==> job 5108 <==
==> flow/design.v (excerpt) <==
module cpu 
	(output wire [7:0] address,
	 output wire [7:0] to_memory,
	 output wire write,
	 input wire [7:0] from_memory, 
     input wire clk, reset);
        wire IR_Load;
    wire MAR_Load;
    wire PC_Load;
    wire PC_Inc;
    wire A_Load;
    wire B_Load;
    wire CCR_Load;
    wire[2:0] ALU_Sel;
    wire[1:0] Bus1_Sel, Bus2_Sel;
    wire[7:0] IR;
    wire[3:0] CCR_Result;
	control_unit ctrl_un0 (
        .IR_Load(IR_Load),
        .MAR_Load(MAR_Load),
        .PC_Load(PC_Load),
        .PC_Inc(PC_Inc),
        .A_Load(A_Load),
        .B_Load(B_Load),
        .CCR_Load(CCR_Load),
        .ALU_Sel(ALU_Sel),
        .Bus1_Sel(Bus1_Sel),
        .Bus2_Sel(Bus2_Sel),
        .write(write),
        .IR(IR),
        .CCR_Result(CCR_Result),
        .Clk(clk),
        .Reset(reset)
	);
	data_path dt_pht0 (
		.address(address),
        .to_memory(to_memory),
        .IR_out(IR),
        .CCR_Result(CCR_Result),
  ...
Settings: LEC_CHECK=0, ABC_AREA=1, CAP_MARGIN=10, CELL_PAD_IN_SITES_GLOBAL_PLACEMENT=1, CORE_ASPECT_RATIO=0.61, CORE_MARGIN=2, CORE_UTILIZATION=22, CTS_CLUSTER_DIAMETER=216, CTS_CLUSTER_SIZE=11, GPL_ROUTABILITY_DRIVEN=1, GPL_TIMING_DRIVEN=1, MIN_ROUTING_LAYER=met2, PLACE_DENSITY_LB_ADDON=0.11, SETUP_SLACK_MARGIN=1.0, SLEW_MARGIN=20; clock period 8.0 ns.
run.sh (not shown) runs the stock make flow with config.mk's settings and CLKGATE_MAP_FILE=.
==> job 3074 (differences from job 5108) <==
- ABC_AREA: 1 -> not set
- CAP_MARGIN: 10 -> 20
- CELL_PAD_IN_SITES_GLOBAL_PLACEMENT: 1 -> not set
- CORE_ASPECT_RATIO: 0.61 -> not set
- CORE_UTILIZATION: 22 -> 72
- CTS_CLUSTER_DIAMETER: 216 -> not set
- CTS_CLUSTER_SIZE: 11 -> not set
- GPL_ROUTABILITY_DRIVEN: 1 -> not set
- GPL_TIMING_DRIVEN: 1 -> not set
- MIN_ROUTING_LAYER: met2 -> not set
- PLACE_DENSITY: not set -> 0.65
- PLACE_DENSITY_LB_ADDON: 0.11 -> not set
- SETUP_SLACK_MARGIN: 1.0 -> not set
==> flow/constraint.sdc (replaced) <==
create_clock -name core_clock -period 3.38 [get_ports {clk}]
set_input_delay 0.6760 -clock core_clock [delete_from_list [all_inputs] [get_ports {clk}]]
set_output_delay 0.6760 -clock core_clock [all_outputs]
set_load 0.01 [all_outputs]
==> job 5938 (differences from job 5108) <==
- ABC_AREA: 1 -> not set
- CAP_MARGIN: 10 -> 20
- CELL_PAD_IN_SITES_GLOBAL_PLACEMENT: 1 -> not set
- CORE_ASPECT_RATIO: 0.61 -> not set
- CORE_UTILIZATION: 22 -> 64
- CTS_CLUSTER_DIAMETER: 216 -> not set
- CTS_CLUSTER_SIZE: 11 -> not set
- GPL_ROUTABILITY_DRIVEN: 1 -> not set
- GPL_TIMING_DRIVEN: 1 -> not set
- MIN_ROUTING_LAYER: met2 -> not set
- PLACE_DENSITY_LB_ADDON: 0.11 -> not set
- SETUP_SLACK_MARGIN: 1.0 -> not set
==> flow/constraint.sdc (replaced) <==
create_clock -name core_clock -period 4.03 [get_ports {clk}]
set_input_delay 0.8060 -clock core_clock [delete_from_list [all_inputs] [get_ports {clk}]]
set_output_delay 0.8060 -clock core_clock [all_outputs]
set_load 0.01 [all_outputs]
==> qor summary <==
metric	job 5108	job 3074	job 5938
Detailed-route vias per instance	6.88	7.75	7.39
Row count	46	33	35
Post-Route WL	29000 um	22600 um	22100 um
Die span in x	214 um	96.7 um	102 um
Number of signal-net inverters in the final layout	130	36	36
Reg-to-reg endpoint	dt_pht0.B[1]	dt_pht0.IR_out[5]	dt_pht0.IR_out[4]
Final clock period utilization by the worst path	0.601	1.03	0.971
Total number of warnings across the stage logs	51	53	53
Global-route wire length before repair	43200 um	35200 um	34100 um
Peak fanout along the critical path	17	8	12
Final net count	1011	891	870
Relative contribution of sequential cells to total power	0.171	0.162	0.169
Register area share after synthesis	0.215	0.206	0.206
Detailed Place HPWL	22200 um	16400 um	16500 um
Starting DRT DRC Count	1333	1131	998
Depth of the worst hold-timing path	2	-	1
Result of the run	complete, but fails checks	complete, but fails checks	finished clean
Reasons for failing layout checks	DRC	setup timing	-
Vias	9114	7338	7017
Chip area	28300 um^2	9350 um^2	10500 um^2
Xor-xnor portion of the synthesized cell area	0.0355	0.0354	0.0354
Number of tap cells inserted	360	105	129
Leak Pwr	3.11 nW	2.83 nW	2.67 nW
Layout filler cell count	3053	534	745
Global routing met1 resource utilization	0	0.577	0.552
Clock Power Share	0.077	0.054	0.063

========
==> build 93: inputs <==
cpu again, from the RTL that the note above started with.
clock: 3.07 ns
lec_check: 0
abc_area: 1
cap_margin: 20
core_aspect_ratio: 1.3
core_margin: 2
core_utilization: 72
cts_cluster_diameter: 320
cts_cluster_size: 98
place_density: 0.35
setup_slack_margin: 0.9
slew_margin: 20
tns_end_percent: 5
==> build 80 (differences from build 93) <==
==> flow/config.mk (replaced) <==
export PLATFORM = sky130hd
export DESIGN_NAME = cpu
export DESIGN_NICKNAME = cpu
export VERILOG_FILES = /design/flow/design.v
export SDC_FILE = /design/flow/constraint.sdc
export NUM_CORES = 4
export LEC_CHECK = 0
export CAP_MARGIN = 20
export CORE_MARGIN = 2
export CORE_UTILIZATION = 72
export CTS_CLUSTER_DIAMETER = 93
export SLEW_MARGIN = 20
==> flow/constraint.sdc (replaced) <==
create_clock -name core_clock -period 3.58 [get_ports {clk}]
set_input_delay 0.7160 -clock core_clock [delete_from_list [all_inputs] [get_ports {clk}]]
set_output_delay 0.7160 -clock core_clock [all_outputs]
set_load 0.01 [all_outputs]
==> trial 56 (differences from build 93) <==
==> flow/config.mk (replaced) <==
export PLATFORM = sky130hd
export DESIGN_NAME = cpu
export DESIGN_NICKNAME = cpu
export VERILOG_FILES = /design/flow/design.v
export SDC_FILE = /design/flow/constraint.sdc
export NUM_CORES = 4
export LEC_CHECK = 0
export CAP_MARGIN = 20
export CELL_PAD_IN_SITES_GLOBAL_PLACEMENT = 2
export CORE_MARGIN = 2
export CORE_UTILIZATION = 40
export CTS_CLUSTER_SIZE = 53
export SLEW_MARGIN = 20
==> flow/constraint.sdc (replaced) <==
create_clock -name core_clock -period 8.0 [get_ports {clk}]
set_input_delay 1.6000 -clock core_clock [delete_from_list [all_inputs] [get_ports {clk}]]
set_output_delay 1.6000 -clock core_clock [all_outputs]
set_load 0.01 [all_outputs]
==> build 65 (differences from build 93) <==
==> flow/config.mk (replaced) <==
export PLATFORM = sky130hd
export DESIGN_NAME = cpu
export DESIGN_NICKNAME = cpu
export VERILOG_FILES = /design/flow/design.v
export SDC_FILE = /design/flow/constraint.sdc
export NUM_CORES = 4
export LEC_CHECK = 0
export CAP_MARGIN = 20
export CORE_MARGIN = 2
export CORE_UTILIZATION = 70
export CTS_CLUSTER_SIZE = 14
export SLEW_MARGIN = 20
==> flow/constraint.sdc (replaced) <==
create_clock -name core_clock -period 2.78 [get_ports {clk}]
set_input_delay 0.5560 -clock core_clock [delete_from_list [all_inputs] [get_ports {clk}]]
set_output_delay 0.5560 -clock core_clock [all_outputs]
set_load 0.01 [all_outputs]
==> notes <==
In critical path depth, build 80 and trial 56 do not differ.
Trial 56 passed the timing, design-rule and antenna checks. Build 65 failed in global routing (5_1_grt). Build 93 stopped in global routing (5_1_grt). Build 80 produced a layout that fails on setup timing.
Sequential share of layout area: build 80 is lower than trial 56 (0.52 points).
Between trial 56 and build 80, the lower clock power is in trial 56 (gap 31%, measured against build 80).
Between trial 56 and build 80, the lower first-iteration DRC count is in trial 56 (gap 38%, measured against build 80).
In sequential cell count, build 80 and trial 56 do not differ.
==> figures <==
| metric | trial 56 | build 65 | build 93 | build 80 |
|---|---|---|---|---|
| Result of the run | timing/DRC/antenna clean | aborted with a tool error | aborted with a tool error | failed layout checks |
| Last stage reached | - | global routing (5_1_grt) | global routing (5_1_grt) | - |
| Reasons for failing layout checks | - | - | - | setup timing |
| Footprint of the multi-input gates | 4510 um^2 | - | - | 4560 um^2 |
| Resized cells post-CTS | 0 | 131 | 91 | 3 |
| Sw power | 1.92 mW | - | - | 4.45 mW |
| Net count entering floorplan | 866 | 866 | 993 | 866 |
| Endpoint kind of the worst setup timing path | output port | - | - | output port |
| Category of the most critical setup path | register to output port | - | - | register to output port |
| Share of cell area taken by flip-flops and latches | 19.3% | - | - | 18.7% |
| Gate power share | 74.0% | - | - | 79.0% |
| Via count | 6562 | - | - | 7375 |
| Detailed placement HPWL | 18200 um | 18900 um | 14500 um | 16200 um |

========
==> branch yarrow <==
Starting RTL as in the previous note.
export LEC_CHECK = 0
export ABC_AREA = 1
export CAP_MARGIN = 20
export CORE_ASPECT_RATIO = 1.3
export CORE_MARGIN = 2
export CORE_UTILIZATION = 72
export CTS_CLUSTER_DIAMETER = 320
export CTS_CLUSTER_SIZE = 98
export PLACE_DENSITY = 0.86
export SETUP_SLACK_MARGIN = 0.17
export SLEW_MARGIN = 20
export TNS_END_PERCENT = 10
create_clock -name core_clock -period 3.07 [get_ports {clk}]
==> branch cedar: changes against branch yarrow <==
Settings changed: CORE_ASPECT_RATIO 1.3 to 0.92, CTS_CLUSTER_DIAMETER 320 to not set, PLACE_DENSITY 0.86 to 0.35, SETUP_SLACK_MARGIN 0.17 to 0.89, TNS_END_PERCENT 10 to not set.
==> flow/constraint.sdc (replaced) <==
create_clock -name core_clock -period 3.06 [get_ports {clk}]
set_input_delay 0.6120 -clock core_clock [delete_from_list [all_inputs] [get_ports {clk}]]
set_output_delay 0.6120 -clock core_clock [all_outputs]
set_load 0.01 [all_outputs]
==> branch umber: changes against branch yarrow <==
Settings changed: CORE_ASPECT_RATIO 1.3 to not set, CORE_UTILIZATION 72 to 62, CTS_CLUSTER_DIAMETER 320 to 393, CTS_CLUSTER_SIZE 98 to 94, PLACE_DENSITY 0.86 to 0.38, SETUP_SLACK_MARGIN 0.17 to not set, TNS_END_PERCENT 10 to not set.
==> flow/constraint.sdc (replaced) <==
create_clock -name core_clock -period 5.16 [get_ports {clk}]
set_input_delay 1.0320 -clock core_clock [delete_from_list [all_inputs] [get_ports {clk}]]
set_output_delay 1.0320 -clock core_clock [all_outputs]
set_load 0.01 [all_outputs]
==> summary of the runs <==
Branch cedar never finished: it broke off in global routing (5_1_grt) (GRT-0116). Branch yarrow passed the timing, design-rule and antenna checks. Branch umber went through all stages and came out clean. Clock skew: branch umber is lower than branch yarrow (0.00067 ns). Wire length: branch yarrow is larger than branch umber (about 5.3%). In branch yarrow the die size is lower than in branch umber, by about 13%. Sequential cell count is the same in branch umber and branch yarrow. Of branch umber and branch yarrow, branch yarrow has the higher combinational power (gap about 44%, measured against branch yarrow). Between branch yarrow and branch umber, the lower critical path depth is in branch umber (gap 2). Clock-buffer cell count is the same in branch yarrow and branch umber.
==> figures <==
quantity	branch umber	branch cedar	branch yarrow
Placed insts	1,081	1,059	1,065
Fin. max-slew vios	0	-	0
Number of non-clock buffers	30	-	56
Clock input transition at the sequential cells of the worst setup and hold paths	0.11 ns	-	0.10 ns
Final area over synthesized area	1.0775x	-	1.1168x
Critical path class	reg -> out	-	reg -> out
Worst ir drop on vdd	0.4181 mV	-	0.8760 mV
Post-Route Setup TNS	0 ns	-	0 ns
Status	timing/DRC/antenna clean	aborted with a tool error	timing/DRC/antenna clean
Failing step	-	global routing (5_1_grt)	-
Largest cell class	logic gates	-	logic gates
Final cell count without fillers	1,090	-	1,083
Seq Cell Count	51	-	51
Final-stage net count	1,010	-	1,036
Psw	2.409 mW	-	4.197 mW
Post-CTS Resized	0	209	34
CP Launch Point	ctrl_un0.current_state[3]$_DFF_PN0_	-	ctrl_un0.current_state[1]$_DFF_PN0_

========
==> maple <==
cpu again, from the RTL that the note above started with.
Settings: LEC_CHECK=0, ABC_AREA=1, CAP_MARGIN=10, CELL_PAD_IN_SITES_GLOBAL_PLACEMENT=1, CORE_ASPECT_RATIO=0.61, CORE_MARGIN=2, CORE_UTILIZATION=22, CTS_CLUSTER_DIAMETER=46, CTS_CLUSTER_SIZE=11, GPL_ROUTABILITY_DRIVEN=1, GPL_TIMING_DRIVEN=0, MIN_ROUTING_LAYER=met2, PLACE_DENSITY_LB_ADDON=0.11, SETUP_SLACK_MARGIN=1.0, SLEW_MARGIN=20; clock period 8.0 ns.
==> onyx (differences from maple) <==
--- a/flow/config.mk
+++ b/flow/config.mk
@@ -10,11 +10,10 @@
 export CELL_PAD_IN_SITES_GLOBAL_PLACEMENT = 1
 export CORE_ASPECT_RATIO = 0.61
 export CORE_MARGIN = 2
-export CORE_UTILIZATION = 22
-export CTS_CLUSTER_DIAMETER = 46
+export CORE_UTILIZATION = 45
+export CTS_CLUSTER_DIAMETER = 221
 export CTS_CLUSTER_SIZE = 11
 export GPL_ROUTABILITY_DRIVEN = 1
-export GPL_TIMING_DRIVEN = 0
 export MIN_ROUTING_LAYER = met2
 export PLACE_DENSITY_LB_ADDON = 0.11
 export SETUP_SLACK_MARGIN = 1.0
==> garnet (differences from maple) <==
==> flow/config.mk (replaced) <==
export PLATFORM = sky130hd
export DESIGN_NAME = cpu
export DESIGN_NICKNAME = cpu
export VERILOG_FILES = /design/flow/design.v
export SDC_FILE = /design/flow/constraint.sdc
export NUM_CORES = 4
export LEC_CHECK = 0
export CAP_MARGIN = 20
export CORE_MARGIN = 2
export CORE_UTILIZATION = 70
export CTS_CLUSTER_SIZE = 42
export SLEW_MARGIN = 20
export TNS_END_PERCENT = 5
==> flow/constraint.sdc (replaced) <==
create_clock -name core_clock -period 3.21 [get_ports {clk}]
set_input_delay 0.6420 -clock core_clock [delete_from_list [all_inputs] [get_ports {clk}]]
set_output_delay 0.6420 -clock core_clock [all_outputs]
set_load 0.01 [all_outputs]
==> comparison table <==
quantity                                                                               maple                    garnet                       onyx
Crit path depth                                                                           11                         9                          -
Post-CTS sizing                                                                            0                        12                          0
Basic-gate share of the synthesized area counting and, or, nand and nor cells          0.423                     0.255                      0.423
Clock Buffer Count                                                                         6                         5                          -
CTS clock-pin slew for the worst setup and hold paths                                0.08 ns                   0.10 ns                          -
Outcome                                                             timing/DRC/antenna clean  finished with violations  aborted with a tool error
Failing step                                                                               -                         -   global routing (5_1_grt)
Layout check failures                                                                      -      negative setup slack                          -
Amount of wire on met2 after detailed routing                                  11200 microns             10200 microns                          -
Detailed Route Iter0 Violations                                                         1275                       923                          -
Switching power of the nets                                                        0.00181 W                 0.00510 W                          -
Post-Place Worst Slack                                                               3.55 ns                 0.0242 ns                    3.79 ns
Net Sw Frac                                                                            0.622                     0.554                          -
Tapcells                                                                                 360                       108                          -
Vias per std cell                                                                       6.72                      7.57                          -
Fraction of area in multi-input gates                                                  0.594                     0.647                          -
Clock network power consumption                                                   0.000245 W                0.000476 W                          -

========
==> job 2607 <==
Starting RTL as in the previous note.
Settings: LEC_CHECK=0, CAP_MARGIN=20, CELL_PAD_IN_SITES_GLOBAL_PLACEMENT=2, CORE_ASPECT_RATIO=1.03, CORE_MARGIN=5, CORE_UTILIZATION=40, CTS_CLUSTER_DIAMETER=169, CTS_CLUSTER_SIZE=53, GPL_ROUTABILITY_DRIVEN=1, GPL_TIMING_DRIVEN=0, MIN_ROUTING_LAYER=met1, PLACE_DENSITY_LB_ADDON=0.25, SLEW_MARGIN=5, TNS_END_PERCENT=15; clock period 6.73 ns.
==> job 962 (differences from job 2607) <==
Settings changed: ABC_AREA set to 1, CELL_PAD_IN_SITES_GLOBAL_PLACEMENT 2 to unset, CORE_ASPECT_RATIO 1.03 to unset, CORE_MARGIN 5 to 2, CORE_UTILIZATION 40 to 72, CTS_CLUSTER_DIAMETER 169 to unset, CTS_CLUSTER_SIZE 53 to unset, GPL_ROUTABILITY_DRIVEN 1 to unset, GPL_TIMING_DRIVEN 0 to unset, MIN_ROUTING_LAYER met1 to unset, PLACE_DENSITY_LB_ADDON 0.25 to 0.08, SLEW_MARGIN 5 to 20, TNS_END_PERCENT 15 to unset.
==> flow/constraint.sdc (replaced) <==
create_clock -name core_clock -period 3.1 [get_ports {clk}]
set_input_delay 0.6200 -clock core_clock [delete_from_list [all_inputs] [get_ports {clk}]]
set_output_delay 0.6200 -clock core_clock [all_outputs]
set_load 0.01 [all_outputs]
==> notes <==
Job 2607 produced a clean layout. Job 962 completed with no timing, DRC or antenna violations.
Of job 2607 and job 962, job 962 has the higher first-iteration DRC count (gap 22%, measured against job 962).
Between job 962 and job 2607, the lower sequential share of layout area is in job 2607 (gap 0.88 points).
Of job 2607 and job 962, job 962 has the higher clock power (gap about 40%, measured against job 962).
Clock skew: job 2607 is lower than job 962 (0.0033 ns).
Power and IR drop assume default switching activity.
